==> flow/run.sh <==
#!/bin/bash
# the make line also repeats each setting of config.mk as NAME=value (left out here)
make -C /OpenROAD-flow-scripts/flow DESIGN_CONFIG=/design/flow/config.mk WORK_HOME=/design/flow/orfs CLKGATE_MAP_FILE= finish
==> flow/config.mk <==
export PLATFORM = sky130hd
export DESIGN_NAME = k580vm80a
export DESIGN_NICKNAME = k580vm80a
export VERILOG_FILES = /design/flow/design.v
export SDC_FILE = /design/flow/constraint.sdc
export NUM_CORES = 4
export LEC_CHECK = 0
export ABC_AREA = 1
export CAP_MARGIN = 20
export CORE_ASPECT_RATIO = 0.5
export CORE_MARGIN = 2
export CORE_UTILIZATION = 72
export CTS_CLUSTER_DIAMETER = 373
export CTS_CLUSTER_SIZE = 13
export PLACE_DENSITY_LB_ADDON = 0.12
export SETUP_SLACK_MARGIN = 1.27
export SLEW_MARGIN = 20
==> flow/constraint.sdc <==
create_clock -name core_clock -period 4.33 [get_ports {pin_clk}]
set_input_delay 0.8660 -clock core_clock [delete_from_list [all_inputs] [get_ports {pin_clk}]]
set_output_delay 0.8660 -clock core_clock [all_outputs]
set_load 0.01 [all_outputs]
==> flow/design.v <==
`timescale 1ns / 1ns
module k580vm80a
(
   input         pin_clk,        
   input         pin_f1,         
   input         pin_f2,         
   input         pin_reset,      
   output [15:0] pin_a,          
   output  [7:0] pin_dout,       
   input   [7:0] pin_din,        
   output        pin_aena,       
   output        pin_dena,       
   input         pin_hold,      
   output        pin_hlda,      
   input         pin_ready,     
   output        pin_wait,      
   input         pin_int,       
   output        pin_inte,      
   output        pin_sync,      
   output        pin_dbin,      
   output        pin_wr_n
);
wire  [7:0]    d;
reg   [7:0]    db, di;
reg   [15:0]   a;
wire           clk, f1, f2;
reg            abufena, db_ena, db_stb, dbin_pin, dbinf2;
reg            reset;
wire           ready;
wire           dbin_ext;
reg            t851, t404, t382, t383, t712, t735, t773;
reg            hold, hlda_pin;
wire           hlda, h889;
reg            wr_n, t1124, t1011, sync;
wire           ready_int;
reg   [15:0]   r16_pc, r16_hl, r16_de, r16_bc, r16_sp, r16_wz, mxo;
wire  [15:0]   mxi;
wire           mxr0, mxr1, mxr2, mxr3, mxr4, mxr5;
wire           mxwh, mxwl, mxrh, mxrl, mxw16, mxwadr;
wire           dec16, inc16, iad16;
reg            xchg_dh, xchg_tt, t3144;
wire           t1460, t1467, t1513, t1514, t1519;
wire           sy_inta, sy_wo_n, sy_hlta, sy_out, sy_m1, sy_inp, sy_memr;
reg            sy_stack;
wire           thalt, twt2;
reg            t1, t2, tw, t3, t4, t5;
reg            t1f1, t2f1, twf1, t3f1, t4f1, t5f1;
reg            m1, m2, m3, m4, m5;
reg            m1f1, m2f1, m3f1, m4f1, m5f1;
wire           start, ms0, ms1, m836, m839, m871;
reg            eom, t789, t887, t953, t976, t980;
reg            intr, inta, inte, mstart, minta;
wire           irq;
reg   [7:0]    i;
reg            i25, i14, i03;
wire           imx, acc_sel;
wire           id_op, id_io, id_in, id_popsw, id_pupsw,
               id_nop, id_lxi, id_inx, id_inr, id_dcr, id_idr, id_mvi, id_dad,
               id_dcx, id_opa, id_idm, id_hlt, id_mov, id_opm, id_pop, id_rst,
               id_cxx, id_jxx, id_rxx, id_ret, id_jmp, id_opi, id_out, id_11x,
               id_rlc, id_rxc, id_rar, id_sha, id_daa, id_cma, id_stc, id_cmc,
               id_add, id_adc, id_sub, id_sbb, id_ana, id_xra, id_ora, id_cmp,
               id_lsax, id_mvim, id_shld, id_lhld, id_mvmr, id_mvrm, id_push,
               id_xthl, id_sphl, id_pchl, id_xchg, id_call, id_eidi, id_stlda;
wire           id80, id81, id82, id83, id84, id85, id86, id00, id01,
               id02, id03, id04, id05, id06, id07, id08, id09, id10;
wire           goto, jmpflag;
reg            jmptake, tree0, tree1, tree2;
reg            t2806, t2817, t2819, t3047, t2998, t3363, t3403, t3335, t3361;
reg   [7:0]    xr, r, acc;
wire  [7:0]    x, s, c;
wire           cl, ch, daa, daa_6x, daa_x6;
wire           a398;
reg            a327, a357, a358;
wire           alu_xout, alu_xwr, alu_xrd, alu_ald, alu_awr, alu_ard,
               alu_rld, alu_r00, alu_rwr, alu_srd, alu_zrd, alu_frd;
reg            psw_z, psw_s, psw_p, psw_c, psw_ac, tmp_c;
reg            t2222, t1375, t1497, t1698, t1668, t1780, t1993, t1994;
reg            psw_ld, psw_wr, t2046, t2133, t2175;
assign clk        = pin_clk;
assign f1         = pin_f1;
assign f2         = pin_f2;
assign pin_a      = a;
assign pin_aena   = abufena;
assign pin_dout   = db;
assign pin_dena   = db_ena;
assign dbin_ext = dbinf2;
assign d[7]    = ~reset & ~alu_zrd &
               ( dbin_ext & di[7]
               | mxrl & mxo[7]
               | mxrh & mxo[15]
               | t1f1 & sy_memr
               | alu_xrd & xr[7]
               | alu_ard & acc[7]
               | alu_frd & psw_s
               | alu_srd & s[7] );
assign d[6]    = ~reset & ~alu_zrd &
               ( dbin_ext & di[6]
               | mxrl & mxo[6]
               | mxrh & mxo[14]
               | t1f1 & sy_inp
               | alu_xrd & xr[6]
               | alu_ard & acc[6]
               | alu_frd & psw_z
               | alu_srd & s[6] );
assign d[5]    = ~reset & ~alu_zrd &
               ( dbin_ext & di[5]
               | mxrl & mxo[5]
               | mxrh & mxo[13]
               | t1f1 & sy_m1
               | alu_xrd & xr[5]
               | alu_ard & acc[5]
               | alu_frd & 1'b0
               | alu_srd & s[5] );
assign d[4]    = ~reset & ~alu_zrd &
               ( dbin_ext & di[4]
               | mxrl & mxo[4]
               | mxrh & mxo[12]
               | t1f1 & sy_out
               | alu_xrd & xr[4]
               | alu_ard & acc[4]
               | alu_frd & psw_ac
               | alu_srd & s[4] );
assign d[3]    = ~reset & ~alu_zrd &
               ( dbin_ext & di[3]
               | mxrl & mxo[3]
               | mxrh & mxo[11]
               | t1f1 & sy_hlta
               | alu_xrd & xr[3]
               | alu_ard & acc[3]
               | alu_frd & 1'b0
               | alu_srd & s[3] );
assign d[2]    = ~reset & ~alu_zrd &
               ( dbin_ext & di[2]
               | mxrl & mxo[2]
               | mxrh & mxo[10]
               | t1f1 & sy_stack
               | alu_xrd & xr[2]
               | alu_ard & acc[2]
               | alu_frd & psw_p
               | alu_srd & s[2] );
assign d[1]    = ~reset & ~alu_zrd &
               ( dbin_ext & di[1]
               | mxrl & mxo[1]
               | mxrh & mxo[9]
               | t1f1 & sy_wo_n
               | alu_xrd & xr[1]
               | alu_ard & acc[1]
               | alu_frd & 1'b1
               | alu_srd & s[1] );
assign d[0]    = ~reset & ~alu_zrd &
               ( dbin_ext & di[0]
               | mxrl & mxo[0]
               | mxrh & mxo[8]
               | t1f1 & sy_inta
               | alu_xrd & xr[0]
               | alu_ard & acc[0]
               | alu_frd & psw_c
               | alu_srd & s[0] );
always @(posedge clk)
begin
   if (f2 & db_stb) db <= d;
   if (f2) abufena <=  (~twt2 | ~thalt) & ~hlda_pin;
   if (f1) db_stb <= t1 | (~sy_wo_n & t2);
   if (f1) t851 <= t1 | (~sy_wo_n & (t2 | tw | t3));
   if (f2) db_ena <= ~reset & t851;
end
always @(posedge clk)
begin
   if (f1) t404  <= pin_reset;
   if (f2) reset <= t404;
end
assign pin_hlda = hlda_pin;
assign hlda = hold & (t773 | (t3 & sy_wo_n) | (~m1 & sy_hlta) | t735);
assign h889 = t2f1 | twf1;
always @(posedge clk)
begin
   if (f1)  t712 <= ~sy_wo_n & t3;
   if (f2)  t735 <= t712;
   if (~f2) t382 <= pin_hold;
   if (f2)  t383 <= ((~t382 & hold) | t383);  
   if (~f2) t383 <= 1'b0;
   if (f2)  t773 <= hlda_pin;
   if (f1)  hlda_pin <= hlda;
end
always @(posedge clk)
begin
   if (reset)
      hold <= 1'b0;
   else
      if (f2)
         begin
            if (t382)
               begin
                  if (~sy_inta & h889) hold <= 1'b1;
               end
            else
               hold <= 1'b0;
         end
end
assign pin_dbin   = dbin_pin;
assign pin_wr_n   = wr_n;
assign pin_sync   = sync;
always @(posedge clk)
begin
   dbinf2 <= (f2 | dbin_pin) & ((t1124 & (m1f1 | ~sy_hlta)) | dbinf2);
   if (dbin_pin) di <= pin_din;
   if (f2) dbin_pin <= t1124 & (m1f1 | ~sy_hlta);
   if (f2) sync <= ~ready_int & t1011;
   if (f1) t1011 <= t1 & ~reset;
   if (f1) t1124 <= (t2 | tw) & sy_wo_n;
   if (f1) wr_n <= ~(t3 | tw) | ready_int | sy_wo_n;
end
assign ready_int = (m4 | m5) & id_dad;
assign ready = ready_int | pin_ready;
assign pin_wait = twf1;
assign      t1467    = tree1 | (id04 & t4f1 & ~id_xthl);
assign      t1519    = tree2 | (id00 & t4f1 & ~id_xthl);
assign      mxi      = inc16 ? (a + 16'h0001)
                     : dec16 ? (a - 16'h0001)
                     : a;
assign      inc16    = iad16 & ~dec16;
assign      dec16    = iad16 & id05 & (t4f1 | t5f1 | m4f1 | m5f1);
assign      iad16    = ~(id00 & (t4f1 | t5f1)) & (~minta | m5 | t3144);
assign      mxw16    = t3403;
assign      mxwadr   = t3363 | (t4f1 & ~id_dad & ~id_hlt);
assign      t1513    = (t4f1 & id07) | t3335;
assign      t1514    = (t4f1 & id08) | t3361;
assign      mxrh     = t2998 | (id08 & t4f1 & ~i03);
assign      mxrl     = t3047 | (id08 & t4f1 & i03);
assign      mxwh     = t2817 | (t2806 & ~i03);
assign      mxwl     = t2819 | (t2806 & i03);
assign      mxr0     = tree0;
assign      mxr1     =  xchg_dh & (((t1513 | t1514) & (~i14 & i25)) | t1519)
                     | ~xchg_dh & (t1513 | t1514) & (i14 & ~i25);
assign      mxr2     =  xchg_dh & (t1513 | t1514) & (i14 & ~i25)
                     | ~xchg_dh & (((t1513 | t1514) & (~i14 & i25)) | t1519);
assign      mxr3     = (t1513 | t1514) & (~i14 & ~i25);
assign      mxr4     = t1467 | (t1513 & i14 & i25);
assign      mxr5     = ~(t1467 | t1513 | t1514 | t1519 | mxr0);
always @ (posedge clk)
begin
      if (f1) t3144 <= t4 | t5 | (m4 & ~id02);
      xchg_tt <= id_xchg & t2;
      xchg_dh <= ~reset & ((xchg_tt & ~(id_xchg & t2)) ? ~xchg_dh : xchg_dh);
end
always @ (*)
case ({mxr0, mxr1, mxr2, mxr3, mxr4, mxr5})
   6'b100000:  mxo = r16_pc;
   6'b010000:  mxo = r16_hl;
   6'b001000:  mxo = r16_de;
   6'b000100:  mxo = r16_bc;
   6'b000010:  mxo = r16_sp;
   6'b000001:  mxo = r16_wz;
   default:    mxo = 16'h0000;
endcase
always @ (posedge clk)
if (f2)
begin
   if (mxwadr) a <= mxo;
   if (mxw16)
      begin
         if (mxr0) r16_pc <= mxi;
         if (mxr1) r16_hl <= mxi;
         if (mxr2) r16_de <= mxi;
         if (mxr3) r16_bc <= mxi;
         if (mxr4) r16_sp <= mxi;
         if (mxr5) r16_wz <= mxi;
      end
   else
      begin
         if (mxwl)
            begin
               if (mxr0) r16_pc[7:0] <= d;
               if (mxr1) r16_hl[7:0] <= d;
               if (mxr2) r16_de[7:0] <= d;
               if (mxr3) r16_bc[7:0] <= d;
               if (mxr4) r16_sp[7:0] <= d;
               if (mxr5) r16_wz[7:0] <= d;
            end
         if (mxwh)
            begin
               if (mxr0) r16_pc[15:8] <= d;
               if (mxr1) r16_hl[15:8] <= d;
               if (mxr2) r16_de[15:8] <= d;
               if (mxr3) r16_bc[15:8] <= d;
               if (mxr4) r16_sp[15:8] <= d;
               if (mxr5) r16_wz[15:8] <= d;
            end
      end
end
assign sy_hlta = id_hlt;
assign sy_m1   = m1;
assign sy_inp  = m5 & id_in;
assign sy_out  = m5 & id_out;
assign sy_inta = inta;
assign sy_memr = sy_wo_n & ~sy_inp & ~minta;
assign sy_wo_n  = m1 | m2 | m3 | (((m4 & ~id86) | (m5 & ~id85)) & ~ready_int);
always @(posedge clk)
begin
   if (f1)
      begin
         sy_stack <= (t1 & t1460)
                   | (t3 & m3 & id_cxx & ~jmptake)
                   | (t5 & m1 & id_rxx & ~jmptake);
      end
end
assign twt2    = (t2f1 | twf1) & ~start;
assign thalt   = ~m1 & sy_hlta;
always @(posedge clk)
begin
   if (f1)
      begin
         t1f1 <= t1 & ~reset;  
         t2f1 <= t2;
         twf1 <= tw;
         t3f1 <= t3;
         t4f1 <= t4;
         t5f1 <= t5;
      end
   if (f2)
      begin
         t1 <= start;
         t2 <= ~start & t1f1;
         tw <= ~start & (t2f1 | twf1) & (~ready | thalt);
         t3 <= ~start & (t2f1 | twf1) &  ready & ~thalt;
         t4 <= ~start & t3f1 & ms0 & ~ms1;
         t5 <= ~start & t4f1 & ms0 & ~ms1;
      end
end
assign m836 = m1f1 & id82;
assign m839 = ~t976 | ~sy_hlta;
assign m871 = t789 | id81;
assign start = ~m839
             | t953
             | (eom & ~(hold & t887))
             | (f2 & ((~t382 & hold) | t383) & ~(twf1 | t3f1 | t4f1 | t5f1));
assign ms0 = ~reset & m839 & ~(sy_stack & ~t1f1) & ~(eom & ~m836);
assign ms1 = ~reset & m839 & ~(sy_stack & ~t1f1) & ~(m871 & ~m836) & eom;
always @(posedge clk)
begin
   if (f1)
      begin
         t789 <= (id84 & m3) | (id83 & ~id_mvim & m4) | m5;
         t887 <= hold;
         t953 <= reset;
         t976 <= t980 & m4;
         eom <= t5
              | t4 & m1 & id80
              | t3 & m2
              | t3 & m3
              | t3 & m4
              | t3 & m5 & ~id_xthl;
      end
   if (f2)
      begin
         t980 <= sy_inta;
      end
end
always @(posedge clk)
begin
   if (f1)
      begin
         m1f1 <= m1;
         m2f1 <= m2;
         m3f1 <= m3;
         m4f1 <= m4;
         m5f1 <= m5;
      end
   if (f2)
      begin
         m1 <= (~ms0 & ~ms1) | (~ms1 & m1f1);
         m2 <= (~ms0 | ~ms1) & ((ms0 & m2f1) | (ms1 & m1f1));
         m3 <= (ms0 & m3f1) | (ms1 & m2f1);
         m4 <= (ms0 & m4f1) | (ms1 & m3f1) | (ms0 & ms1);
         m5 <= (ms0 & m5f1) | (ms1 & m4f1);
      end
end
assign irq = intr & inte & ~reset & ~hold;
assign pin_inte = inte;
always @(posedge clk)
begin
   if (f2) intr <= pin_int;
   if (f2) mstart <= ~ms0 & ~ms1;
   if (sy_inta) minta <= 1;
   if (f1 & t1 & m1) minta <= 0;
end
always @(posedge clk or posedge reset)
begin
   if (reset)
      begin
         inta <= 0;
         inte <= 0;
      end
   else
      begin
         if (f1)
            begin
               if (irq & ((tw & sy_hlta) | (mstart & ~id_eidi))) inta <= 1;
               if (~intr | id_eidi | (t5 & id_rst)) inta <= 0;
            end
         if (f2)
            begin
               if (t1f1 & id_eidi) inte <= i[3];
               if (t1f1 & sy_inta) inte <= 0;
            end
      end
end
function cmp
(
   input [7:0] i,
   input [7:0] c,
   input [7:0] m
);
   cmp = &(~(i ^ c) | m);
endfunction
assign imx     = ~(id_op | (id_mov & t4));
assign acc_sel = imx ? (i[5:3] == 3'b111) : (i[2:0] == 3'b111);
assign jmpflag =    (psw_c &  i14 & ~i25)     
                  | (psw_p & ~i14 &  i25)     
                  | (psw_z & ~i14 & ~i25)     
                  | (psw_s &  i14 &  i25);    
always @(posedge clk)
begin
   if (~f2 & (reset | (m1 & t3))) i <= pin_din;
   if (f1)
      begin
         i25 <= imx ? i[5] : i[2];
         i14 <= imx ? i[4] : i[1];
         i03 <= imx ? i[3] : i[0];
      end
end
assign goto    = id_rst | id_jmp | id_call | (jmptake & (id_cxx | id_jxx));
assign t1460   = (t1 & ( (m2 & id00)
                      | (m3 & id00)
                      | (m4 & (id01 | id04))
                      | (m5 & (id01 | id04)))
               | t2 & ( (m2 & id00)
                      | (m4 & id01)
                      | (m5 & id01))
               | t3 & ( (m4 & (id04 | id_sphl)))
               | t5 & ( (m1 & (id04 | id_sphl)))) & ~(~jmptake & id_cxx & t5);
always @(posedge clk)
begin
   if (f2 & t4f1)
      begin
         jmptake <= i03 ? jmpflag : ~jmpflag;
      end
   if (f1)
      begin
         tree0 <= t1 & ( (m1 & ~goto)
                       | (m2 & ~id_xthl)
                       | (m3 & ~id_xthl)
                       | (m4 & id02))
                | t2 & (  m1
                       | (m2 & ~id_xthl)
                       | (m3 & ~id_xthl)
                       | (m4 & (id02 | id_rst | id_cxx | id_call))
                       | (m5 & (id_rst | id_cxx | id_call)))
                | t3 & ( (m4 & (id_ret | id_rxx))
                       | (m5 & (id_ret | id_rxx)))
                | t5 & id_pchl;
         tree1 <= t1460;
         tree2 <= t1 & ( (m4 & (id_mov | id_idr | id_op))
                       | (m5 & id08))
                | t2 & ( (m4 & (id_shld | id00 | id_dad))
                       | (m5 & (id_shld | id00 | id_dad)))
                | t3 & ( (m4 & (id_lhld | id_dad))
                       | (m5 & (id_lhld | id_dad)))
                | t5 & m5;
         t2806 <= id08 & ((t3 & m4) | (t5 & m1));
         t2817 <= reset | (t3 & (m1 | m3 | (m4 & id_io) | (m5 & id06)));
         t2819 <= reset | (t3 & (m2 | (m4 & id06) | (m5 & id_rst)));
         t3047 <= m4 & (t1 | t2) & id_dad
                | t2 & ((m4 & id_shld) | (m5 & id03));
         t2998 <= (t1 | t2) & m5 & id_dad
                | t2 & ((m5 & id_shld) | (m4 & id03));
         t3403 <= t2 & ( (m1 | m2)
                       | (m3 & ~id_xthl)
                       | ((m4 | m5) & ~id_dad & ~id09))
                | t3 & m4 & id09
                | t5 & (m5 | (m1 & ~id08));
         t3363 <= t1 & (m1 | m2 | m3 | ((m4 | m5) & ~id_hlt & ~id_dad));
         t3335 <= id07 & ((t1 & (m4 | m5)) | (t3 & (m2 | m3)) | t5);
         t3361 <= t1 & m4 & id_lsax
                | t2 & id10 & ~sy_wo_n
                | t3 & id10 & sy_wo_n & (m4 | m5)
                | t5 & id08 & m1;
      end
end
assign id_nop     = cmp(i, 8'b00xxx000, 8'b00111000);
assign id_lxi     = cmp(i, 8'b00xx0001, 8'b00110000);
assign id_lsax    = cmp(i, 8'b000xx010, 8'b00011000);
assign id_inx     = cmp(i, 8'b00xx0011, 8'b00110000);
assign id_inr     = cmp(i, 8'b00xxx100, 8'b00111000);
assign id_dcr     = cmp(i, 8'b00xxx101, 8'b00111000);
assign id_idr     = cmp(i, 8'b00xxx10x, 8'b00111001);
assign id_mvi     = cmp(i, 8'b00xxx110, 8'b00111000);
assign id_dad     = cmp(i, 8'b00xx1001, 8'b00110000);
assign id_dcx     = cmp(i, 8'b00xx1011, 8'b00110000);
assign id_opa     = cmp(i, 8'b00xxx111, 8'b00111000);
assign id_idm     = cmp(i, 8'b0011010x, 8'b00000001);
assign id_stlda   = cmp(i, 8'b0011x010, 8'b00001000);
assign id_mvim    = cmp(i, 8'b00110110, 8'b00000000);
assign id_shld    = cmp(i, 8'b00100010, 8'b00000000);
assign id_lhld    = cmp(i, 8'b00101010, 8'b00000000);
assign id_mvmr    = cmp(i, 8'b01110xxx, 8'b00000111) & ~id_hlt;
assign id_mvrm    = cmp(i, 8'b01xxx110, 8'b00111000) & ~id_hlt;
assign id_hlt     = cmp(i, 8'b01110110, 8'b00000000);
assign id_mov     = cmp(i, 8'b01xxxxxx, 8'b00111111);
assign id_op      = cmp(i, 8'b10xxxxxx, 8'b00111111);
assign id_opm     = cmp(i, 8'b10xxx110, 8'b00111000);
assign id_pop     = cmp(i, 8'b11xx0001, 8'b00110000);
assign id_push    = cmp(i, 8'b11xx0101, 8'b00110000);
assign id_rst     = cmp(i, 8'b11xxx111, 8'b00111000);
assign id_xthl    = cmp(i, 8'b11100011, 8'b00000000);
assign id_sphl    = cmp(i, 8'b11111001, 8'b00000000);
assign id_pchl    = cmp(i, 8'b11101001, 8'b00000000);
assign id_xchg    = cmp(i, 8'b11101011, 8'b00000000);
assign id_cxx     = cmp(i, 8'b11xxx100, 8'b00111000);
assign id_jxx     = cmp(i, 8'b11xxx010, 8'b00111000);
assign id_rxx     = cmp(i, 8'b11xxx000, 8'b00111000);
assign id_ret     = cmp(i, 8'b110x1001, 8'b00010000);
assign id_call    = cmp(i, 8'b11xx1101, 8'b00110000);
assign id_eidi    = cmp(i, 8'b1111x011, 8'b00001000);
assign id_jmp     = cmp(i, 8'b1100x011, 8'b00001000);
assign id_io      = cmp(i, 8'b1101x011, 8'b00001000);
assign id_opi     = cmp(i, 8'b11xxx110, 8'b00111000);
assign id_in      = cmp(i, 8'b11011011, 8'b00000000);
assign id_popsw   = cmp(i, 8'b11110001, 8'b00000000);
assign id_out     = cmp(i, 8'b11010011, 8'b00000000);
assign id_11x     = cmp(i, 8'b11xxxxxx, 8'b00111111);
assign id_pupsw   = cmp(i, 8'b11110101, 8'b00000000);
assign id_rxc     = ~i[5] & i[3] & id_opa;
assign id_sha     = ~i[5]        & id_opa;
assign id_rlc     = (i[5:3] == 3'b000) & id_opa;
assign id_rar     = (i[5:3] == 3'b011) & id_opa;
assign id_daa     = (i[5:3] == 3'b100) & id_opa;
assign id_cma     = (i[5:3] == 3'b101) & id_opa;
assign id_stc     = (i[5:3] == 3'b110) & id_opa;
assign id_cmc     = (i[5:3] == 3'b111) & id_opa;
assign id_add     = (i[5:3] == 3'b000) & (id_op | id_opi);
assign id_adc     = (i[5:3] == 3'b001) & (id_op | id_opi);
assign id_sub     = (i[5:3] == 3'b010) & (id_op | id_opi);
assign id_sbb     = (i[5:3] == 3'b011) & (id_op | id_opi);
assign id_ana     = (i[5:3] == 3'b100) & (id_op | id_opi);
assign id_xra     = (i[5:3] == 3'b101) & (id_op | id_opi);
assign id_ora     = (i[5:3] == 3'b110) & (id_op | id_opi);
assign id_cmp     = (i[5:3] == 3'b111) & (id_op | id_opi);
assign id80       = id_lxi  | id_pop   | id_opm  | id_idm  | id_dad
                  | id_xthl | id_xchg  | id_jxx  | id_ret  | id_eidi
                  | id_nop  | id_stlda | id_mvmr | id_mvrm | id_hlt
                  | id_opa  | id_mvim  | id_jmp  | id_io   | id_opi
                  | id_mvi  | id_lsax  | id_lhld | id_shld | id_op;
assign id81       = id_dcx  | id_inx   | id_sphl | id_pchl | id_xchg
                  | id_eidi | id_nop   | id_opa  | id_op   | id_mov
                  | (id_idr & ~id82);
assign id82       = id_pop  | id_push  | id_opm  | id_idm  | id_dad
                  | id_rst  | id_ret   | id_rxx  | id_mvrm | id_mvmr
                  | id_hlt  | id_mvim  | id_io   | id_opi  | id_mvi
                  | id_lsax;
assign id83       = id_opm  | id_stlda | id_mvmr | id_mvrm | id_opi
                  | id_mvi  | id_lsax;
assign id84       = id_lxi  | id_jxx   | id_jmp;
assign id85       = id_push | id_idm   | id_rst  | id_xthl | id_cxx
                  | id_call | id_mvim  | id_shld | (id_io & ~i[3]);
assign id86       = id_push | id_rst   | id_xthl | id_cxx  | id_call
                  | id_mvmr | id_shld  | (~i[3] & (id_lsax | id_stlda));
assign id00       = id_xthl   | id_pchl  | id_sphl;
assign id01       = id_pop    | id_rxx   | id_ret;
assign id02       = id_mvi    | id_opi   | id_io;
assign id03       = id_rst    | id_push  | id_xthl | id_cxx  | id_call;
assign id04       = id_rst    | id_push  | id_xthl | id_cxx  | id_call;
assign id05       = id_rst    | id_push  | id_xthl | id_cxx  | id_call | id_dcx;
assign id06       = id_pop    | id_rxx   | id_ret  | id_dad  | id_lhld | id_io;
assign id07       = id_dcx    | id_inx   | id_lxi  | id_dad;
assign id08       = id_mov    | id_mvi   | id_idr  | id_op;
assign id09       = id_rst    | id_push  | id_xthl | id_cxx  | id_call | id_shld;
assign id10       = id_pop    | id_push  | id_mvrm | id_mvi;
assign alu_xwr  =  (a327 | t4f1 & (id_rst | id_out | ~id_11x));
assign alu_xout = ~(id_sub | id_sbb | id_cmp | id_cma);
assign alu_xrd  = t1698 | a358;
assign x = alu_xout ? xr : ~xr;
assign alu_ald = t2222 & ( id_adc | id_add | id_daa | id_xra | id_sbb
                         | id_sub | id_ana | id_ora | id_sha | id_cma);
assign alu_ard = t1375 | a398;
assign alu_awr = t1497 | a357;
assign alu_r00 = id_dcr & t4f1;
assign alu_srd = t1668;
assign alu_rwr = t1780;
assign alu_rld = t4f1 & (id_sha | id_op | id_opi);
assign daa = id_daa & t4f1;
assign daa_x6 = (acc[3] & (acc[2] | acc[1])) | psw_ac;
assign daa_6x = ((acc[3] & (acc[2] | acc[1])) & acc[4] & acc[7])
              | (acc[7] & (acc[6] | acc[5])) | tmp_c;
assign s  = {7'b0000000, id_rlc & c[7]}
          | ((id_rxc | id_ora | id_ana | id_xra) ? 8'h00 : (x + r + cl))
          | (id_rxc  ? {ch, r[7:1]} : 8'h00)
          | (id_ora  ? (x | r) : 8'h00)
          | (id_ana  ? (x & r) : 8'h00)
          | (id_xra  ? (x ^ r) : 8'h00);
assign cl = tmp_c & ~id_daa & ~id_rlc & ~id_ora & ~id_xra & ~id_rxc;
assign ch = tmp_c & id_rar | r[0] & ~id_rar;
assign c[0] = (r[0] & x[0]) | (cl & (r[0] | x[0]));
assign c[1] = (r[1] & x[1]) | (c[0] & (r[1] | x[1]));
assign c[2] = (r[2] & x[2]) | (c[1] & (r[2] | x[2]));
assign c[3] = (r[3] & x[3]) | (c[2] & (r[3] | x[3]));
assign c[4] = (r[4] & x[4]) | (c[3] & (r[4] | x[4]));
assign c[5] = (r[5] & x[5]) | (c[4] & (r[5] | x[5]));
assign c[6] = (r[6] & x[6]) | (c[5] & (r[6] | x[6]));
assign c[7] = (r[7] & x[7]) | (c[6] & (r[7] | x[7]));
assign alu_frd = t2046;  
assign alu_zrd = m1f1 & t3f1;
assign a398 = t1993 & ((t1994 & id08) | id_opa | id_stlda | id_lsax | id_io);
always @(posedge clk)
begin
   if (f1)
      begin
         t1375 <= t2 & m4 & id_pupsw;
         t1497 <= t3 & m5 & id_popsw;
         t1698 <= t5 & m1 & ~id_inr & ~id_dcr
                | t3 & m5 & id_rst;
         t1668 <= t2 & m5 & (id_inr | id_dcr)
                | t3 & m5 & id_dad
                | t3 & m4 & id_dad
                | t5 & m1 & (id_inr | id_dcr);
         t1780 <= t3 & m1
                | t1 & (m4 | m5) & id_dad;
         t2222 <= (t2 & m1) | (t1 & m5);
         a327  <= t3 & m4 & ~(id_dad | id_out | id_rst)
                | t2 & (m4 | m5) & id_dad;
         a357  <= t3 & m5 & (id_io | id_mvim) & sy_wo_n
                | t3 & m4 & (id_stlda | id_lsax | id_mvmr) & sy_wo_n
                | acc_sel & id08 & (t5 & m1 | t3 & m4);
         a358  <= t2 &  ~sy_wo_n & (id_io | id_mvim | id_stlda | id_lsax | id_mvmr);
         psw_ld   <= t3 & m4 & id_popsw;
         psw_wr   <= t2 & m1 & (id_opi | id_inr | id_dcr | id_daa | id_op);
         t2046    <= t2 & m5 & id_pupsw;   
         t1993    <= t4 & m1;
         t1994    <= acc_sel;
         t2133    <= ~id_rxc & c[7];
         t2175    <= t3 & m1
                   | t2 & m5 & id_dad;
      end
end
always @(posedge clk)
begin
   if (f2)
      begin
         if (alu_xwr) xr <= id_rst ? (i & 8'b00111000) : d;
         if (alu_awr) acc <= d;
         if (alu_ald) acc <= s;
         if (alu_rld) r <= acc;
         if (alu_rwr) r <= d;
         if (alu_r00) r <= 8'hff;
         if (daa)
            begin
               r[1] <= daa_x6;
               r[2] <= daa_x6;
               r[5] <= daa_6x;
               r[6] <= daa_6x;
            end
         if (psw_ld)
            begin
               psw_c  <= d[0];  
               psw_p  <= d[2];
               psw_ac <= d[4];
               psw_z  <= d[6];
               psw_s  <= d[7];
            end
         if (psw_wr)
            begin
               psw_p  <= ~(^s);
               psw_ac <= (c[3] & ~id_xra & ~id_ora & ~id_rxc) | (id_ana & (x[3] | r[3]));
               psw_z  <= ~(|s);
               psw_s  <= s[7];
            end
         if (t2222)
            begin
               if (id_xra | id_stc | id_ora | id_ana | id_cmc)
                  psw_c <= ~tmp_c;
               if (id_cmp | id_sbb | id_sub)
                  psw_c <= ~(t2133 | id_rxc & x[0]);
               if (id_dad | id_sha | id_adc | id_add)
                  psw_c <= t2133 | id_rxc & x[0];
            end
         if (daa & daa_6x)
                  psw_c <= 1'b1;
         if (t2175)
            tmp_c <= psw_c;
         if (t4f1)
            begin
               if (id_sbb)
                  tmp_c <= ~psw_c;
               if (id_inr | id_ora | id_xra | id_ana | id_cmp | id_sub)
                  tmp_c <= 1'b1;
               if (id_dad | id_cma | id_dcr | id_add | id_stc)
                  tmp_c <= 1'b0;
            end
      end
end
endmodule
==> flow_metrics.py, run 1 <==
# Metrics from the implementation run
metrics = {
    "outcome": {
        "outcome": "failed layout checks",
        "failed_checks": "negative setup slack",
    },
    "pwr": {
        "p_leak_nw": 6.24,
        "p_clk_share_pct": 30.5,
        "max-vdd-ir-drop_v": 0.000361,
        "combPwrFrac_pct": 19.8,
        "total_power_w": 0.00619,
        "p_sw_share_pct": 30.4,
        "pg_comb_w": 0.00123,
        "power.group.top": "sequential cells",
        "powerDensity_nw_per_um2": 403,
        "seqPwrFrac_pct": 49.8,
        "p_sw_w": 0.00188,
        "p_int_w": 0.00431,
        "pg_seq_w": 0.00308,
        "clk-power_w": 0.00189,
    },
    "hold_path": {
        "hold_depth": 0,
        "worstHoldPathType": "reg -> reg",
        "min-delay-start": "t404",
        "min_to": "reset",
    },
    "synthesis": {
        "async_flop_share_pct": 0.791,
        "yosysUniqueCellTypes": 68,
        "adder_share_pct": 2.30,
        "ys_seq_share_pct": 57.2,
        "ys_sh_simple_pct": 19.0,
        "syn_nets": 1402,
        "top_area_cell": "edfxtp_1",
        "ys_chip_area_sq_um": 13200,
        "most_common_cell": "nand2_1",
        "muxShareOfSynthArea_pct": 0,
        "yosys_warnings": 1,
        "yosys_cells": 1364,
        "synthTopCellsByArea": "edfxtp_1 56%, nand2_1 7.8%, inv_1 5.5%",
        "synthesis.area_sq_um": 13200,
        "synthCells": 1364,
        "flop_cell": "edfxtp_1",
        "synth_flops": 253,
        "top_area_share_pct": 55.9,
        "yosys-top-cells-count": "275 x nand2_1, 245 x edfxtp_1, 194 x inv_1",
        "logic_family": "simple AND/OR/NAND/NOR gates",
        "ys_sh_xor_pct": 1.53,
        "ys_sh_aoi_pct": 12.8,
        "synth.avg_cell_area_sq_um": 9.64,
        "synth-edff-count": 245,
    },
    "global_route": {
        "antenna_found_initial": 3,
        "gr-total-overflow": 0,
        "grt_pass1_vias": 12100,
        "grt_max_degree": 42,
        "track_usage_pct": 48.3,
        "grt_pass1_wl_um": 69400,
    },
    "clocking": {
        "clock_latency_ps": 540,
        "clk_path_buf_depth": 3,
        "cts_buffers": 23,
        "clock-root-buffer": "clkbuf_16",
        "cts.sinks": 253,
        "htree_levels": 1,
        "cts_tree": "built",
        "clkTransAtPathRegs_ps": 60,
    },
    "setup_path": {
        "worst_path_largest_cell_delay_ps": 480,
        "path_max_fanout": 15,
        "cp_slowest_cell": "edfxtp_1",
        "cp_top_family": "simple AND/OR/NAND/NOR gates",
        "start_kind": "register",
        "critPathMostFrequentCell": "nand2_1",
        "cp.required_ps": 4650,
        "rr_worst_depth": 21,
        "crit_cells": 21,
        "cp_cell_sequence": "inv_2 -> nand2_4 -> buf_4 -> nor2_2 -> nor3_2 -> nand2_1 -> nand2_2 -> nand3b_2 -> nand3_1 -> nor2_1 -> nand2_1 -> nor2_4 -> nand2_1 -> and3_1 -> nand3_1 -> nand2_1 -> nand3_1 -> nand2_1 -> inv_2 -> nand2_1 -> o21ai_2",
        "crit_path_end": "r16_sp[5]",
        "rr_endpoint": "r16_sp[5]",
        "ff2ff_setup_slack_ps": -60,
        "cp.arrival_ps": 4710,
        "crit_start": "i[6]",
        "path_buffers": 3,
        "rr_startpoint": "i[6]",
        "end_kind": "register",
        "critPathKind": "reg -> reg",
    },
    "detailed_routing": {
        "finalWirelength_um": 47000,
        "wire_per_inst_um": 27.2,
        "vias": 12300,
        "drt-pass1-iter-count": 12,
        "via_per_inst": 7.13,
        "ant_nets": 0,
        "dr.first_iter.drc_count": 2748,
        "drc": 0,
    },
    "placed_design": {
        "dp_hpwl_um": 31600,
        "dpl.cell_count": 1661,
        "dp_slack_ps": -20.8,
        "place_congestion": 1.12,
        "io_buffers": 46,
        "place_area_sq_um": 14200,
    },
    "final_timing": {
        "grt_setup_unrepaired": "true",
        "fin_skew_ps": 27.4,
        "fmax_mhz": 228,
        "setup_tns_ps": -1040,
        "worst_slack_ps": -61.0,
        "tightest_slew_ps": 1380,
        "final.period_utilization_pct": 101,
        "min_period_ps": 4390,
        "hold_viol": 0,
        "setup_viol": 33,
        "slew-limit-headroom_pct": 7.80,
        "drv_slew": 0,
    },
    "final_layout": {
        "fin_area_sq_um": 15300,
        "finalNetCount": 1526,
        "area_growth_pct": 16.7,
        "final_cells": 1730,
        "fillers": 828,
    },
    "die": {
        "dieWidth_um": 195,
        "die_h_um": 99.6,
        "num_rows": 34,
        "design.portCount": 47,
        "die-area_sq_um": 19400,
        "fp_util_pct": 74.7,
        "core_sq_um": 17600,
    },
    "flow_run": {
        "maxCapViolCount": 0,
        "log.warning_count": 38,
    },
}
[layout make-up]
cell class | instances | area [sq um] | area share [%]
Inverter | 216 | 823 | 5.36
Clock buffer | 30 | 602 | 3.92
Timing Repair Buffer | 124 | 1050 | 6.86
Antenna cell | 1 | 2.50 | 0.0163
Sequential cell | 253 | 7530 | 49.0
Clock inverter | 2 | 17.5 | 0.114
Tap cell | 234 | 293 | 1.91
Multi-Input combinational cell | 870 | 5030 | 32.8
[per-layer routing]
metal | track usage, % | share of wire (%) | vias up
met1 | 58.5 | 31 | 5528
met2 | 75.4 | 43 | 1386
met4 | 32.6 | 9.4 | 4
li1 | - | - | 4945
met3 | 15.6 | 16 | 468
met5 | 0 | 0.057 | -
[timing repair]
action	4_1_cts	5_1_grt
hold buffers	0	0
pin swaps	17	21
buffers inserted	28	8
setup endpoints to repair	149	224
resized	21	56
[through the flow]
stage / util [%] / hold slack (ps)
CTS: 85.7 / 435
global placement: 80.6 / 401
global route: 87.2 / 438
finish: 87.2 / 434
floorplan: - / 269
detailed placement: 80.6 / 408
==> inputs of run 2 (changes only) <==
CORE_ASPECT_RATIO = unset   (was 0.5)
CORE_UTILIZATION = 41   (was 72)
CTS_CLUSTER_DIAMETER = unset   (was 373)
CTS_CLUSTER_SIZE = unset   (was 13)
MAX_ROUTING_LAYER = met4   (was unset)
PLACE_DENSITY_LB_ADDON = unset   (was 0.12)
SETUP_SLACK_MARGIN = 0.69   (was 1.27)
SLEW_MARGIN = 40   (was 20)
clock period = 8.0 ns   (was 4.33 ns; I/O delays follow)
==> run 2 against run 1 <==
The run now finishes clean. Maximum frequency decreased by 17%. Synthesized area unchanged. Sequential power fell by 46%. Synthesized cell count unchanged. Register-to-register slack improved by 2800 ps. First-iteration DRC count is 56% lower. Total power is 45% lower. Combinational power down 57%. Largest cell class unchanged.
==> flow_metrics.py, run 2 <==
# Metrics from the implementation run
metrics = {
    "synthesis": {
        "muxShareOfSynthArea_pct": 0,
        "ys_sh_simple_pct": 19.0,
        "flop_cell": "edfxtp_1",
        "synth-edff-count": 245,
        "logic_family": "simple AND/OR/NAND/NOR gates",
        "ys_sh_aoi_pct": 12.8,
        "ys_sh_xor_pct": 1.53,
        "ys_chip_area_sq_um": 13200,
        "synthesis.area_sq_um": 13200,
        "yosys_cells": 1364,
        "yosysUniqueCellTypes": 68,
        "ys_seq_share_pct": 57.2,
        "yosys_warnings": 1,
        "synth_flops": 253,
        "synthCells": 1364,
        "most_common_cell": "nand2_1",
        "top_area_cell": "edfxtp_1",
        "yosys-top-cells-count": "275 x nand2_1, 245 x edfxtp_1, 194 x inv_1",
        "adder_share_pct": 2.30,
        "top_area_share_pct": 55.9,
        "synth.avg_cell_area_sq_um": 9.64,
        "synthTopCellsByArea": "edfxtp_1 56%, nand2_1 7.8%, inv_1 5.5%",
        "syn_nets": 1402,
        "async_flop_share_pct": 0.791,
    },
    "die": {
        "fp_util_pct": 41.7,
        "design.portCount": 47,
        "die-area_sq_um": 33500,
        "die_h_um": 183,
        "core_sq_um": 31600,
        "dieWidth_um": 183,
        "num_rows": 65,
    },
    "hold_path": {
        "min_to": "reset",
        "hold_depth": 0,
        "min-delay-start": "t404",
        "worstHoldPathType": "reg -> reg",
    },
    "final_timing": {
        "final.period_utilization_pct": 66.4,
        "setup_viol": 0,
        "fin_skew_ps": 20.8,
        "tightest_slew_ps": 780,
        "setup_tns_ps": 0,
        "fmax_mhz": 188,
        "grt_setup_unrepaired": "false",
        "min_period_ps": 5310,
        "slew-limit-headroom_pct": 47.5,
        "hold_viol": 0,
        "drv_slew": 0,
    },
    "detailed_routing": {
        "antenna_cells": 0,
        "wire_per_inst_um": 23.5,
        "finalWirelength_um": 43300,
        "via_per_inst": 5.71,
        "dr.first_iter.drc_count": 1222,
        "drc": 0,
        "drt-pass1-iter-count": 8,
        "ant_nets": 0,
        "vias": 10500,
    },
    "clocking": {
        "cts_hold_buf": 0,
        "clock_latency_ps": 570,
        "post_cts_buffers": 0,
        "clkTransAtPathRegs_ps": 60,
        "htree_levels": 1,
        "clock-root-buffer": "clkbuf_16",
        "cts_tree": "built",
        "cts_buffers": 28,
        "clk_path_buf_depth": 3,
        "cts.sinks": 253,
        "cts_resized": 0,
    },
    "flow_run": {
        "log.warning_count": 34,
        "maxCapViolCount": 0,
    },
    "pwr": {
        "powerDensity_nw_per_um2": 228,
        "p_sw_share_pct": 28.5,
        "p_sw_w": 0.000968,
        "max-vdd-ir-drop_v": 0.000172,
        "clk-power_w": 0.00120,
        "seqPwrFrac_pct": 49.1,
        "p_int_w": 0.00243,
        "p_clk_share_pct": 35.3,
        "power.group.top": "sequential cells",
        "pg_seq_w": 0.00167,
        "total_power_w": 0.00340,
        "p_leak_nw": 5.91,
        "combPwrFrac_pct": 15.7,
        "pg_comb_w": 0.000532,
    },
    "global_route": {
        "grt_pass1_vias": 10200,
        "grt_pass1_wl_um": 64800,
        "gr-total-overflow": 0,
        "antenna_found_initial": 0,
        "track_usage_pct": 26.6,
        "grt_max_degree": 59,
    },
    "final_layout": {
        "logic_area_sq_um": 4710,
        "finalNetCount": 1459,
        "regArea_sq_um": 7530,
        "area_growth_pct": 13.2,
        "fin_area_sq_um": 14900,
        "fillers": 3046,
    },
    "placed_design": {
        "dp_hpwl_um": 32700,
        "io_buffers": 46,
        "place_congestion": 1.01,
        "place_area_sq_um": 14000,
    },
    "setup_path": {
        "rr_worst_depth": 27,
        "rr_endpoint": "r16_bc[14]",
        "ff2ff_setup_slack_ps": 2690,
        "end_kind": "register",
        "crit_start": "i[2]",
        "crit_cells": 27,
        "cp.arrival_ps": 5540,
        "critPathMostFrequentCell": "a21oi_1",
        "path_max_fanout": 11,
        "cp_top_family": "AND-OR/OR-AND gates",
        "crit_path_end": "r16_bc[14]",
        "rr_startpoint": "i[2]",
        "cp.required_ps": 8230,
        "critPathKind": "reg -> reg",
        "start_kind": "register",
        "cp_slowest_cell": "edfxtp_1",
        "worst_path_largest_cell_delay_ps": 590,
        "path_buffers": 4,
    },
    "outcome": {
        "outcome": "no timing/DRC/antenna violations",
    },
}
run 2: area by class of cell:
| type | instances | share of cell area (%) |
|---|---|---|
| Sequential cell | 253 | 50.5 |
| Multi-Input combinational cell | 870 | 31.7 |
| Inverter | 216 | 5.45 |
| Clock buffer | 38 | 4.96 |
| Tap cell | 402 | 3.38 |
| Timing Repair Buffer | 52 | 3.34 |
| Clock inverter | 11 | 0.672 |
run 2: metrics by stage:
step,setup WS (ps),hold WS (ps),std cells,utilization (%)
3_5_place_dp,2860,407,1793,44.5
6_report,2690,419,1842,47.2
2_1_floorplan,3910,269,1364,-
3_3_place_gp,3090,404,1792,44.4
5_1_grt,2120,437,1842,47.2
4_1_cts,2820,421,1842,47.2
run 2: per-layer routing:
metal / routed length (um) / vias to the layer above / global-route usage, %
met5: 0 / - / -
met4: 1340 / 0 / 8.26
met3: 2820 / 89 / 3.02
met2: 20300 / 499 / 42.7
met1: 18800 / 5103 / 35.7
li1: - / 4828 / -
==> inputs of run 3 (changes only) <==
CORE_UTILIZATION = 66   (was 41)
CTS_CLUSTER_SIZE = 15   (was unset)
MAX_ROUTING_LAYER = unset   (was met4)
SETUP_SLACK_MARGIN = unset   (was 0.69)
SLEW_MARGIN = 20   (was 40)
clock period = 3.6 ns   (was 8.0 ns; I/O delays follow)
==> run 3 against run 2 <==
Now fails the layout checks on negative setup slack. Count of clock-buffer cells in the layout is 4 lower. Register-to-register slack worse by 3500 ps. Sequential share of layout area shrank 7.1 points. Worst setup slack worse by 3500 ps. Sequential power rose by 120%. Clock power is 140% higher.
==> flow_metrics.py, run 3 <==
# Metrics from the implementation run
metrics = {
    "detailed_routing": {
        "wire_per_inst_um": 30.5,
        "drt-pass1-iter-count": 22,
        "vias": 14200,
        "via_per_inst": 7.32,
        "ant_nets": 0,
        "finalWirelength_um": 59300,
        "dr.first_iter.drc_count": 3509,
        "drc": 0,
    },
    "synthesis": {
        "ys_sh_simple_pct": 19.0,
        "ys_sh_aoi_pct": 12.8,
        "flop_cell": "edfxtp_1",
        "top_area_cell": "edfxtp_1",
        "muxShareOfSynthArea_pct": 0,
        "yosys-top-cells-count": "275 x nand2_1, 245 x edfxtp_1, 194 x inv_1",
        "syn_nets": 1402,
        "adder_share_pct": 2.30,
        "yosys_warnings": 1,
        "async_flop_share_pct": 0.791,
        "yosysUniqueCellTypes": 68,
        "synthCells": 1364,
        "synthesis.area_sq_um": 13200,
        "synthTopCellsByArea": "edfxtp_1 56%, nand2_1 7.8%, inv_1 5.5%",
        "top_area_share_pct": 55.9,
        "most_common_cell": "nand2_1",
        "yosys_cells": 1364,
        "logic_family": "simple AND/OR/NAND/NOR gates",
        "synth.avg_cell_area_sq_um": 9.64,
        "synth_flops": 253,
        "ys_seq_share_pct": 57.2,
        "ys_chip_area_sq_um": 13200,
        "ys_sh_xor_pct": 1.53,
        "synth-edff-count": 245,
    },
    "final_timing": {
        "slew-limit-headroom_pct": 19.4,
        "min_period_ps": 4420,
        "drv_slew": 0,
        "hold_viol": 0,
        "final.period_utilization_pct": 123,
        "tightest_slew_ps": 1200,
        "worst_slack_ps": -815,
        "fin_skew_ps": 21.6,
        "grt_setup_unrepaired": "true",
        "fmax_mhz": 226,
        "setup_viol": 139,
    },
    "outcome": {
        "outcome": "failed layout checks",
        "failed_checks": "negative setup slack",
    },
    "final_layout": {
        "final_cells": 1941,
        "finalNetCount": 1691,
        "area_growth_pct": 31.7,
        "fin_util_pct": 88.7,
    },
    "placed_design": {
        "dp_slack_ps": -611,
        "io_buffers": 46,
        "dpl.cell_count": 1844,
        "dp_hpwl_um": 32200,
        "place_congestion": 1.08,
    },
    "hold_path": {
        "min_to": "reset",
        "min-delay-start": "t404",
        "worstHoldPathType": "reg -> reg",
        "hold_depth": 0,
    },
    "setup_path": {
        "worst_path_largest_cell_delay_ps": 430,
        "rr_startpoint": "i[7]",
        "start_kind": "register",
        "crit_start": "i[7]",
        "path_max_fanout": 9,
        "cp.arrival_ps": 4760,
        "crit_path_end": "r16_bc[13]",
        "critPathMostFrequentCell": "nand2_1",
        "cp_top_family": "simple AND/OR/NAND/NOR gates",
        "rr_endpoint": "r16_bc[13]",
        "end_kind": "register",
        "path_buffers": 7,
        "cp_slowest_cell": "edfxtp_1",
        "cp.required_ps": 3940,
        "rr_worst_depth": 25,
        "ff2ff_setup_slack_ps": -820,
        "crit_cells": 25,
        "critPathKind": "reg -> reg",
    },
    "clocking": {
        "htree_levels": 1,
        "clkTransAtPathRegs_ps": 70,
        "cts_hold_buf": 0,
        "clk_path_buf_depth": 3,
        "cts.sinks": 253,
        "cts_tree": "built",
        "clock_latency_ps": 560,
        "cts_buffers": 26,
        "clock-root-buffer": "clkbuf_16",
    },
    "die": {
        "design.portCount": 47,
        "dieWidth_um": 145,
        "fp_util_pct": 67.4,
        "num_rows": 51,
        "die-area_sq_um": 21100,
        "die_h_um": 145,
        "core_sq_um": 19500,
    },
    "pwr": {
        "combPwrFrac_pct": 22.9,
        "max-vdd-ir-drop_v": 0.000502,
        "p_int_w": 0.00592,
        "p_leak_nw": 7.30,
        "seqPwrFrac_pct": 43.3,
        "clk-power_w": 0.00292,
        "p_sw_w": 0.00272,
        "power.group.top": "sequential cells",
        "pg_seq_w": 0.00374,
        "p_clk_share_pct": 33.8,
        "powerDensity_nw_per_um2": 499,
        "p_sw_share_pct": 31.5,
        "pg_comb_w": 0.00198,
    },
    "global_route": {
        "grt_max_degree": 38,
        "track_usage_pct": 45.3,
        "gr-total-overflow": 0,
        "grt_pass1_wl_um": 72400,
        "antenna_found_initial": 5,
        "grt_pass1_vias": 12500,
    },
    "flow_run": {
        "log.warning_count": 39,
        "maxCapViolCount": 0,
    },
}
-- run 3: what timing repair did --
item	CTS	global route
setup endpoints to repair	133	136
buffers inserted	22	30
pin swaps	19	42
resized	75	114
endpoints found under the hold margin	0	0
-- run 3: per-layer routing --
metal | vias up | share of wire (%) | GRT usage, %
met1 | 6204 | 29 | 56.9
met5 | - | 0.13 | 0
met4 | 2 | 13 | 25.9
met3 | 782 | 18 | 12.2
met2 | 1909 | 40 | 71.3
li1 | 5307 | - | -
-- run 3: final cells by class --
type / instances / area, sq um
clock inverters: 13 / 185
well taps: 265 / 332
clock buffers: 34 / 691
flip-flops and latches: 253 / 7530
multi-input cells: 870 / 5380
diodes: 4 / 10.0
inverters: 216 / 827
fillers: 761 / 2200
repair buffers: 286 / 2380
-- run 3: through the flow --
stage / setup TNS, ps / hold slack, ps / cell area, sq um / total power (W)
3_3_place_gp: -23410 / 409 / 15400 / 0.00512
4_1_cts: -25890 / 432 / 16700 / 0.00804
5_1_grt: -87560 / 435 / 17300 / 0.00870
6_report: -85110 / 441 / 17300 / 0.00864
2_1_floorplan: -3280 / 269 / 13200 / 0.00444
3_5_place_dp: -46200 / 405 / 15400 / 0.00518
==> inputs of run 4 (changes only) <==
CORE_UTILIZATION = 72   (was 66)
CTS_CLUSTER_SIZE = unset   (was 15)
clock period = 6.34 ns   (was 3.6 ns; I/O delays follow)
==> run 4 against run 3 <==
The run now finishes clean. First-iteration DRC count shrank 34%. Total power shrank 48%. Global-route usage is essentially flat. Routed wire length shrank 25%. Non-clock buffer count shrank 236. Utilization shrank 6.8 points. Largest power group unchanged.
==> flow_metrics.py, run 4 <==
# Metrics from the implementation run
metrics = {
    "outcome": {
        "outcome": "no timing/DRC/antenna violations",
    },
    "setup_path": {
        "rr_startpoint": "i[2]",
        "path_buffers": 4,
        "cp_top_family": "AND-OR/OR-AND gates",
        "cp_slowest_cell": "edfxtp_1",
        "worst_path_largest_cell_delay_ps": 600,
        "rr_endpoint": "r16_bc[14]",
        "critPathMostFrequentCell": "a21oi_1",
        "critPathKind": "reg -> reg",
        "start_kind": "register",
        "crit_path_end": "r16_bc[14]",
        "cp.required_ps": 6520,
        "ff2ff_setup_slack_ps": 800,
        "cp.arrival_ps": 5710,
        "crit_start": "i[2]",
        "crit_cells": 27,
        "end_kind": "register",
        "path_max_fanout": 11,
        "rr_worst_depth": 27,
    },
    "detailed_routing": {
        "ant_nets": 0,
        "via_per_inst": 7.03,
        "drt-pass1-iter-count": 13,
        "finalWirelength_um": 44300,
        "wire_per_inst_um": 26.6,
        "dr.first_iter.drc_count": 2311,
        "drc": 0,
        "antenna_cells": 0,
        "vias": 11700,
    },
    "final_layout": {
        "area_growth_pct": 11.9,
        "final_cells": 1668,
        "fin_area_sq_um": 14700,
        "finalNetCount": 1456,
    },
    "synthesis": {
        "yosys_warnings": 1,
        "yosysUniqueCellTypes": 68,
        "syn_nets": 1402,
        "top_area_share_pct": 55.9,
        "yosys_cells": 1364,
        "yosys-top-cells-count": "275 x nand2_1, 245 x edfxtp_1, 194 x inv_1",
        "synthTopCellsByArea": "edfxtp_1 56%, nand2_1 7.8%, inv_1 5.5%",
        "ys_sh_xor_pct": 1.53,
        "flop_cell": "edfxtp_1",
        "async_flop_share_pct": 0.791,
        "synth_flops": 253,
        "synthesis.area_sq_um": 13200,
        "ys_sh_simple_pct": 19.0,
        "logic_family": "simple AND/OR/NAND/NOR gates",
        "ys_seq_share_pct": 57.2,
        "synthCells": 1364,
        "adder_share_pct": 2.30,
        "ys_chip_area_sq_um": 13200,
        "ys_sh_aoi_pct": 12.8,
        "synth.avg_cell_area_sq_um": 9.64,
        "top_area_cell": "edfxtp_1",
        "muxShareOfSynthArea_pct": 0,
        "synth-edff-count": 245,
        "most_common_cell": "nand2_1",
    },
    "clocking": {
        "clock_latency_ps": 560,
        "cts_hold_buf": 0,
        "clkTransAtPathRegs_ps": 60,
        "cts_buffers": 27,
        "cts_tree": "built",
        "clock-root-buffer": "clkbuf_16",
        "cts_resized": 0,
        "post_cts_buffers": 0,
        "cts.sinks": 253,
        "clk_path_buf_depth": 3,
        "htree_levels": 1,
    },
    "pwr": {
        "total_power_w": 0.00449,
        "power.group.top": "sequential cells",
        "seqPwrFrac_pct": 47.0,
        "p_sw_w": 0.00130,
        "pg_seq_w": 0.00211,
        "p_clk_share_pct": 37.2,
        "powerDensity_nw_per_um2": 305,
        "combPwrFrac_pct": 15.8,
        "p_int_w": 0.00319,
        "max-vdd-ir-drop_v": 0.000369,
        "clk-power_w": 0.00167,
        "pg_comb_w": 0.000708,
        "p_sw_share_pct": 28.9,
        "p_leak_nw": 5.95,
    },
    "die": {
        "die_h_um": 139,
        "num_rows": 49,
        "core_sq_um": 18000,
        "die-area_sq_um": 19400,
        "design.portCount": 47,
        "dieWidth_um": 139,
        "fp_util_pct": 73.2,
    },
    "final_timing": {
        "fin_skew_ps": 14.9,
        "drv_slew": 0,
        "grt_setup_unrepaired": "false",
        "fmax_mhz": 181,
        "min_period_ps": 5540,
        "hold_viol": 0,
        "setup_viol": 0,
        "setup_tns_ps": 0,
        "slew-limit-headroom_pct": 22.5,
        "final.period_utilization_pct": 87.3,
        "tightest_slew_ps": 1150,
    },
    "placed_design": {
        "dp_hpwl_um": 30600,
        "dpl.cell_count": 1618,
        "place_congestion": 1.04,
        "place_area_sq_um": 13800,
        "io_buffers": 46,
    },
    "flow_run": {
        "maxCapViolCount": 0,
        "log.warning_count": 36,
    },
    "global_route": {
        "gr-total-overflow": 0,
        "track_usage_pct": 45.2,
        "antenna_found_initial": 0,
        "grt_pass1_wl_um": 66300,
        "grt_max_degree": 57,
        "grt_pass1_vias": 11300,
    },
    "hold_path": {
        "worstHoldPathType": "reg -> reg",
        "hold_depth": 0,
        "min_to": "reset",
        "min-delay-start": "t404",
    },
}
run 4: metrics by stage:
stage / utilization, % / hold WS, ps / setup WS, ps
after floorplan: - / 269 / 2250
after global placement: 76.8 / 401 / 1380
after detailed placement: 76.8 / 422 / 1130
after CTS: 82.0 / 442 / 993
after global routing: 82.0 / 445 / 309
final: 82.0 / 445 / 804
run 4: metal layers:
layer  global-route usage [%]  part of all wire [%]  vias to the layer above
met5                        0                     0                        -
met4                     24.0                   7.2                        0
met3                     11.8                    15                      346
met2                     71.8                    45                     1286
met1                     57.8                    33                     5282
li1                         -                     -                     4820
run 4: cell type report:
type                    count  area, sq um
repair buffers             50          485
clock buffers              34          722
fillers                  1008         3240
multi-input cells         870         4690
clock inverters            16          204
inverters                 216          812
well taps                 229          287
flip-flops and latches    253         7530
==> inputs of run 5 (changes only) <==
ABC_AREA = unset   (was 1)
CORE_UTILIZATION = 64   (was 72)
clock period = 3.92 ns   (was 6.34 ns; I/O delays follow)
==> run 5 against run 4 <==
Now fails the layout checks on negative setup slack. Synthesized area rose by 7.2%. Largest power group unchanged. Total power rose by 76%. Critical path depth down 5. Register-to-register slack worse by 1100 ps. Combinational power rose to 2.6 times the previous value. Worst setup slack lost 1100 ps.
==> flow_metrics.py, run 5 <==
# Metrics from the implementation run
metrics = {
    "setup_path": {
        "worst_path_largest_cell_delay_ps": 410,
        "crit_path_end": "r[5]",
        "path_buffers": 7,
        "ff2ff_setup_slack_ps": -280,
        "rr_endpoint": "r[5]",
        "cp_slowest_cell": "edfxtp_1",
        "cp_cell_sequence": "buf_6 -> and3b_1 -> o21ai_2 -> buf_4 -> buf_4 -> a211oi_4 -> nor2_1 -> nand2_1 -> inv_2 -> fa_2 -> buf_4 -> nor2b_4 -> o21ai_2 -> a21oi_2 -> nor3_1 -> nor4bb_1 -> buf_4 -> o311a_4 -> a41o_4 -> inv_2 -> mux2_2 -> a22o_1",
        "critPathMostFrequentCell": "buf_4",
        "end_kind": "register",
        "cp_top_family": "AND-OR/OR-AND gates",
        "crit_start": "i[2]",
        "rr_startpoint": "i[2]",
        "rr_worst_depth": 22,
        "start_kind": "register",
        "critPathKind": "reg -> reg",
        "cp.required_ps": 4240,
        "cp.arrival_ps": 4520,
        "crit_cells": 22,
        "path_max_fanout": 4,
    },
    "final_layout": {
        "fin_util_pct": 82.1,
        "area_growth_pct": 26.4,
        "final_cells": 1834,
        "finalNetCount": 1573,
        "fin_area_sq_um": 17800,
    },
    "final_timing": {
        "fmax_mhz": 238,
        "slew-limit-headroom_pct": 21.5,
        "setup_viol": 107,
        "final.period_utilization_pct": 107,
        "tightest_slew_ps": 1170,
        "hold_viol": 0,
        "drv_slew": 0,
        "fin_skew_ps": 19.3,
        "grt_setup_unrepaired": "true",
        "worst_slack_ps": -281,
        "hold_ws_ps": 421,
        "min_period_ps": 4200,
    },
    "hold_path": {
        "min-delay-start": "t404",
        "hold_depth": 0,
        "min_to": "reset",
        "worstHoldPathType": "reg -> reg",
    },
    "synthesis": {
        "async_flop_share_pct": 0.791,
        "yosysUniqueCellTypes": 99,
        "flop_cell": "edfxtp_1",
        "synthesis.area_sq_um": 14100,
        "ys_seq_share_pct": 53.4,
        "synth_flops": 253,
        "most_common_cell": "edfxtp_1",
        "yosys-top-cells-count": "245 x edfxtp_1, 141 x nand2_1, 107 x nor2_1",
        "top_area_cell": "edfxtp_1",
        "synth-edff-count": 245,
        "logic_family": "AND-OR/OR-AND gates",
        "synthTopCellsByArea": "edfxtp_1 52%, nand2_1 3.8%, a21oi_1 2.9%",
        "ys_sh_aoi_pct": 21.6,
        "yosys_warnings": 1,
        "ys_sh_xor_pct": 1.80,
        "syn_nets": 1357,
        "muxShareOfSynthArea_pct": 1.25,
        "yosys_cells": 1319,
        "ys_sh_simple_pct": 16.0,
        "synth.avg_cell_area_sq_um": 10.7,
        "top_area_share_pct": 52.2,
        "adder_share_pct": 2.15,
        "ys_chip_area_sq_um": 14100,
        "synthCells": 1319,
    },
    "die": {
        "die_h_um": 152,
        "dieWidth_um": 152,
        "fp_util_pct": 65.0,
        "core_sq_um": 21700,
        "design.portCount": 47,
        "num_rows": 54,
        "die-area_sq_um": 23200,
    },
    "placed_design": {
        "io_buffers": 46,
        "place_area_sq_um": 16000,
        "dpl.cell_count": 1751,
        "dp_hpwl_um": 37500,
        "place_congestion": 1.03,
    },
    "detailed_routing": {
        "antenna_cells": 0,
        "ant_nets": 0,
        "drc": 0,
        "vias": 13700,
        "via_per_inst": 7.45,
        "dr.first_iter.drc_count": 2862,
        "wire_per_inst_um": 30.0,
        "drt-pass1-iter-count": 9,
        "finalWirelength_um": 55100,
    },
    "pwr": {
        "pg_comb_w": 0.00182,
        "power.group.top": "sequential cells",
        "total_power_w": 0.00789,
        "max-vdd-ir-drop_v": 0.000429,
        "pg_seq_w": 0.00340,
        "p_sw_share_pct": 29.9,
        "powerDensity_nw_per_um2": 443,
        "seqPwrFrac_pct": 43.2,
        "p_clk_share_pct": 33.8,
        "p_int_w": 0.00553,
        "p_sw_w": 0.00236,
        "combPwrFrac_pct": 23.1,
        "p_leak_nw": 6.61,
        "clk-power_w": 0.00267,
    },
    "flow_run": {
        "log.warning_count": 39,
        "maxCapViolCount": 0,
    },
    "clocking": {
        "clock-root-buffer": "clkbuf_16",
        "clkTransAtPathRegs_ps": 80,
        "cts.sinks": 253,
        "cts_hold_buf": 0,
        "cts_buffers": 25,
        "clk_path_buf_depth": 3,
        "htree_levels": 1,
        "cts_tree": "built",
        "clock_latency_ps": 570,
    },
    "outcome": {
        "failed_checks": "negative setup slack",
        "outcome": "failed layout checks",
    },
    "global_route": {
        "antenna_found_initial": 1,
        "grt_pass1_wl_um": 80100,
        "grt_max_degree": 43,
        "grt_pass1_vias": 13300,
        "gr-total-overflow": 0,
        "track_usage_pct": 45.2,
    },
}
==> run 5: layout make-up <==
cell class,instances,area (sq um)
Sequential cell,253,7530
Multi-Input combinational cell,940,6680
Fill cell,1194,3880
Timing Repair Buffer,261,2160
Clock buffer,36,717
Tap cell,280,350
Inverter,54,205
Clock inverter,10,173
==> run 5: per-layer routing <==
metal / part of all wire (%) / wire length, um / up-vias / GRT usage, %
met4: 7.1 / 3900 / 2 / 23.8
li1: - / - / 5530 / -
met5: 0.027 / 15 / - / 0
met1: 33 / 18000 / 6320 / 58.5
met3: 17 / 9330 / 357 / 16.0
met2: 43 / 23800 / 1456 / 67.6
==> run 5: repair_timing <==
item                       4_1_cts  5_1_grt
gates cloned                     0        0
setup endpoints to repair      127      133
gates resized                   63       63
buffers inserted                21       18
pin swaps                       34       26
==> run 5: through the flow <==
stage / setup TNS [ps] / setup WS, ps
4_1_cts: -2200 / -130
2_1_floorplan: -8050 / -439
3_3_place_gp: -13250 / -269
3_5_place_dp: -27440 / -475
5_1_grt: -26480 / -366
6_report: -12150 / -281
==> inputs of run 6 (changes only) <==
ABC_AREA = 1   (was unset)
CORE_UTILIZATION = 65   (was 64)
GPL_ROUTABILITY_DRIVEN = 0   (was unset)
PLACE_DENSITY_LB_ADDON = 0.27   (was unset)
SETUP_SLACK_MARGIN = 1.61   (was unset)
clock period = 5.78 ns   (was 3.92 ns; I/O delays follow)
==> run 6 against run 5 <==
Register-to-register slack improved by 1700 ps. Critical endpoint is now r16_wz[9]. Non-clock buffer count fell by 156. Routed wire length fell by 26%. Final area fell by 13%. Worst setup slack improved by 1700 ps. Hold slack improved by 16 ps. Global-route usage fell by 8.9 points. Synthesized area fell by 6.7%. Die size fell by 7.9%. The run now finishes clean.
==> flow_metrics.py, run 6 <==
# Metrics from the implementation run
metrics = {
    "setup_path": {
        "path_buffers": 4,
        "cp_top_family": "simple AND/OR/NAND/NOR gates",
        "cp_slowest_cell": "edfxtp_1",
        "worst_path_largest_cell_delay_ps": 430,
        "cp.arrival_ps": 4640,
        "rr_startpoint": "i[7]",
        "cp.required_ps": 6060,
        "rr_endpoint": "r16_wz[9]",
        "crit_path_end": "r16_wz[9]",
        "end_kind": "register",
        "ff2ff_setup_slack_ps": 1420,
        "crit_start": "i[7]",
        "critPathKind": "reg -> reg",
        "path_max_fanout": 8,
        "rr_worst_depth": 18,
        "start_kind": "register",
        "cp_cell_sequence": "buf_4 -> nor2_1 -> inv_1 -> nor3_1 -> nand2_2 -> nand3_1 -> o211ai_1 -> o41ai_1 -> nand3_1 -> nand2_1 -> inv_1 -> o21ai_0 -> a221oi_1 -> nand3_1 -> nand2_1 -> inv_2 -> nand2_1 -> o21ai_1",
        "crit_cells": 18,
    },
    "synthesis": {
        "muxShareOfSynthArea_pct": 0,
        "synth.avg_cell_area_sq_um": 9.64,
        "yosys_cells": 1364,
        "ys_sh_simple_pct": 19.0,
        "ys_chip_area_sq_um": 13200,
        "syn_nets": 1402,
        "synth_flops": 253,
        "yosys_warnings": 1,
        "adder_share_pct": 2.30,
        "synthCells": 1364,
        "logic_family": "simple AND/OR/NAND/NOR gates",
        "yosysUniqueCellTypes": 68,
        "ys_seq_share_pct": 57.2,
        "flop_cell": "edfxtp_1",
        "yosys-top-cells-count": "275 x nand2_1, 245 x edfxtp_1, 194 x inv_1",
        "top_area_cell": "edfxtp_1",
        "most_common_cell": "nand2_1",
        "synthesis.area_sq_um": 13200,
        "synthTopCellsByArea": "edfxtp_1 56%, nand2_1 7.8%, inv_1 5.5%",
        "ys_sh_aoi_pct": 12.8,
        "top_area_share_pct": 55.9,
        "async_flop_share_pct": 0.791,
        "ys_sh_xor_pct": 1.53,
        "synth-edff-count": 245,
    },
    "global_route": {
        "grt_max_degree": 38,
        "antenna_found_initial": 0,
        "gr-total-overflow": 0,
        "grt_pass1_wl_um": 59700,
        "track_usage_pct": 36.3,
        "grt_pass1_vias": 10800,
    },
    "hold_path": {
        "min-delay-start": "t404",
        "worstHoldPathType": "reg -> reg",
        "min_to": "reset",
        "hold_depth": 0,
    },
    "clocking": {
        "cts_buffers": 26,
        "htree_levels": 1,
        "clock_latency_ps": 560,
        "clock-root-buffer": "clkbuf_16",
        "clkTransAtPathRegs_ps": 60,
        "cts.sinks": 253,
        "clk_path_buf_depth": 3,
        "cts_tree": "built",
    },
    "final_layout": {
        "fin_area_sq_um": 15500,
        "fillers": 1285,
        "finalNetCount": 1510,
        "fin_util_pct": 77.1,
        "area_growth_pct": 17.5,
    },
    "final_timing": {
        "setup_viol": 0,
        "min_period_ps": 4360,
        "hold_viol": 0,
        "tightest_slew_ps": 1230,
        "slew-limit-headroom_pct": 17.7,
        "setup_tns_ps": 0,
        "drv_slew": 0,
        "grt_setup_unrepaired": "true",
        "worst_slack_ps": 1420,
        "fmax_mhz": 229,
        "final.period_utilization_pct": 75.4,
        "fin_skew_ps": 17.3,
    },
    "detailed_routing": {
        "finalWirelength_um": 40500,
        "routed-wl-met3_um": 5970,
        "drt-pass1-iter-count": 15,
        "ant_nets": 0,
        "antenna_cells": 0,
        "via_per_inst": 6.59,
        "wire_per_inst_um": 23.0,
        "drc": 0,
        "top_layer": "met5",
        "dr.first_iter.drc_count": 2239,
        "wl_met1_um": 13600,
        "wl_met2_um": 17900,
        "vias": 11600,
    },
    "pwr": {
        "pg_comb_w": 0.000834,
        "power.group.top": "sequential cells",
        "max-vdd-ir-drop_v": 0.000268,
        "seqPwrFrac_pct": 48.2,
        "p_sw_share_pct": 28.9,
        "total_power_w": 0.00478,
        "powerDensity_nw_per_um2": 309,
        "p_clk_share_pct": 34.4,
        "p_leak_nw": 6.24,
        "p_int_w": 0.00340,
        "pg_seq_w": 0.00230,
        "clk-power_w": 0.00164,
        "p_sw_w": 0.00138,
        "combPwrFrac_pct": 17.5,
    },
    "placed_design": {
        "place_area_sq_um": 13900,
        "io_buffers": 46,
        "dp_slack_ps": 769,
        "dp_hpwl_um": 27800,
    },
    "die": {
        "dieWidth_um": 146,
        "die-area_sq_um": 21400,
        "die_h_um": 146,
        "fp_util_pct": 65.6,
        "core_sq_um": 20000,
        "design.portCount": 47,
        "num_rows": 52,
    },
    "flow_run": {
        "log.warning_count": 36,
        "maxCapViolCount": 0,
    },
    "outcome": {
        "outcome": "no timing/DRC/antenna violations",
    },
}
==> run 6: final cells by class <==
type                       count  area, sq um  share of cell area [%]
clock buffer                  29          662                    4.28
clock inverter                18          155                    1.00
inverter                     216          835                    5.40
multi-input combinational    870         4980                    32.3
sequential                   253         7530                    48.7
tap                          270          338                    2.19
timing repair buffer         105          951                    6.15
==> run 6: repair_timing <==
action / CTS / global route
gates cloned: 0 / 0
hold buffers: 0 / 0
hold endpoints to repair: 0 / 0
pin swaps: 4 / 17
gates resized: 34 / 80
setup endpoints to repair: 116 / 120
buffers inserted: 22 / 32
==> run 6: metal layers <==
metal  GRT usage [%]  up-vias
met3            8.78      305
met1            48.1     5235
met5               0        -
li1                -     4928
met2            55.8     1127
met4            19.9        2
==> run 6: stage by stage <==
stage | cells | hold slack (ps)
final | 1761 | 437
after floorplan | 1364 | 269
after global routing | 1761 | 451
after CTS | 1729 | 441
after detailed placement | 1660 | 413
after global placement | 1660 | 402
No activity file was given, so power comes from the tool's default toggle rates.
